==> inputs of v9 <==
Design a_filter_reference_32x11, start of the top module:
module a_filter_reference_32x11(
    input [31:0] x_in,
    input clk,
    input [5:0] reset,
    output [31:0] y_out);
export LEC_CHECK = 0
export ABC_AREA = 1
export CAP_MARGIN = 25
export CELL_PAD_IN_SITES_DETAIL_PLACEMENT = 0
export CELL_PAD_IN_SITES_GLOBAL_PLACEMENT = 0
export CORE_ASPECT_RATIO = 0.98
export CORE_MARGIN = 2
export CORE_UTILIZATION = 40
export CTS_CLUSTER_DIAMETER = 33
export CTS_CLUSTER_SIZE = 48
export GPL_ROUTABILITY_DRIVEN = 0
export MAX_ROUTING_LAYER = met4
export MIN_ROUTING_LAYER = met2
export SLEW_MARGIN = 20
export TNS_END_PERCENT = 95
create_clock -name core_clock -period 6.39 [get_ports {clk}]
run.sh (not shown) runs the stock make flow with config.mk's settings and CLKGATE_MAP_FILE=.
==> v11: changes against v9 <==
Settings changed: CAP_MARGIN 25 to 40, CELL_PAD_IN_SITES_DETAIL_PLACEMENT 0 to default, CELL_PAD_IN_SITES_GLOBAL_PLACEMENT 0 to default, CORE_ASPECT_RATIO 0.98 to default, CORE_UTILIZATION 40 to 70, CTS_CLUSTER_DIAMETER 33 to 201, CTS_CLUSTER_SIZE 48 to 41, GPL_ROUTABILITY_DRIVEN 0 to default, MAX_ROUTING_LAYER met4 to default, MIN_ROUTING_LAYER met2 to default, PLACE_DENSITY_LB_ADDON from default to 0.28, TNS_END_PERCENT 95 to default.
==> flow/constraint.sdc (replaced) <==
create_clock -name core_clock -period 4.37 [get_ports {clk}]
set_input_delay 0.8740 -clock core_clock [delete_from_list [all_inputs] [get_ports {clk}]]
set_output_delay 0.8740 -clock core_clock [all_outputs]
set_load 0.01 [all_outputs]
==> v29: changes against v9 <==
Settings changed: ABC_AREA 1 to default, CAP_MARGIN 25 to 20, CELL_PAD_IN_SITES_DETAIL_PLACEMENT 0 to default, CELL_PAD_IN_SITES_GLOBAL_PLACEMENT 0 to default, CORE_ASPECT_RATIO 0.98 to default, CTS_CLUSTER_DIAMETER 33 to default, CTS_CLUSTER_SIZE 48 to default, GPL_ROUTABILITY_DRIVEN 0 to default, MAX_ROUTING_LAYER met4 to default, MIN_ROUTING_LAYER met2 to default, TNS_END_PERCENT 95 to default.
==> flow/constraint.sdc (replaced) <==
create_clock -name core_clock -period 8.86 [get_ports {clk}]
set_input_delay 1.7720 -clock core_clock [delete_from_list [all_inputs] [get_ports {clk}]]
set_output_delay 1.7720 -clock core_clock [all_outputs]
set_load 0.01 [all_outputs]
==> v16: changes against v9 <==
Settings changed: ABC_AREA 1 to default, CAP_MARGIN 25 to 30, CELL_PAD_IN_SITES_DETAIL_PLACEMENT 0 to default, CELL_PAD_IN_SITES_GLOBAL_PLACEMENT 0 to default, CORE_ASPECT_RATIO 0.98 to 0.83, CORE_UTILIZATION 40 to 56, CTS_CLUSTER_DIAMETER 33 to default, CTS_CLUSTER_SIZE 48 to default, GPL_TIMING_DRIVEN from default to 0, MAX_ROUTING_LAYER met4 to default, MIN_ROUTING_LAYER met2 to default, SETUP_SLACK_MARGIN from default to -0.16, TNS_END_PERCENT 95 to default.
==> flow/constraint.sdc (replaced) <==
create_clock -name core_clock -period 6.45 [get_ports {clk}]
set_input_delay 1.2900 -clock core_clock [delete_from_list [all_inputs] [get_ports {clk}]]
set_output_delay 1.2900 -clock core_clock [all_outputs]
set_load 0.01 [all_outputs]
==> ci_impl_report.md <==
## PnR job results

| Metric | Value |
|---|---|
| Status | complete, no violations |
| Hold_buf cts | 0 |
| AO/OA Area Share | 0.111 |
| Main area contributors | ha_1 (26%), dfxtp_1 (20%), fa_1 (16%) |
| Synth top cells by count | inv_1 (1,581), ha_1 (1,128), nor2_1 (625) |
| YS chip area | 0.0553 mm² |
(the above is from v29)
==> ci_impl_report.md <==
### Metrics collected by this job

| Metric | Value |
|---|---|
| Status | did not finish |
| AO/OA Area Share | 0.0997 |
| YS chip area | 0.0633 mm² |
| Err | [ERROR DPL-0033] detailed placement checks failed during check placement. |
| Halt Stage | detailed placement (3_5_place_dp) |
| Synth top cells by count | inv_1 (2,196), nand2_1 (1,140), ha_1 (1,128) |
| Main area contributors | ha_1 (22%), dfxtp_1 (17%), fa_1 (14%) |
(the above is from v11)
==> ci_impl_report.md <==
## PnR job results

| Metric | Value |
|---|---|
| Status | complete, but fails checks |
| Failing Checks | negative setup slack |
| Synth top cells by count | inv_1 (1,581), ha_1 (1,128), nor2_1 (625) |
| Post-route setup slack | -1760 ps |
| # setup viols final | 60 |
| YS chip area | between 0.05 and 0.06 mm² |
(the above is from v16)
==> ci_impl_report.md <==
### Metrics collected by this job

| Metric | Value |
|---|---|
| Status | did not finish |
| Halt Stage | global routing (5_1_grt) |
| Err | [ERROR GRT-0232] Routing congestion too high. Check the congestion heatmap in the GUI. |
| Main area contributors | ha_1 (22%), dfxtp_1 (17%), fa_1 (14%) |
| YS chip area | between 0.06 and 0.07 mm² |
(the above is from v9)
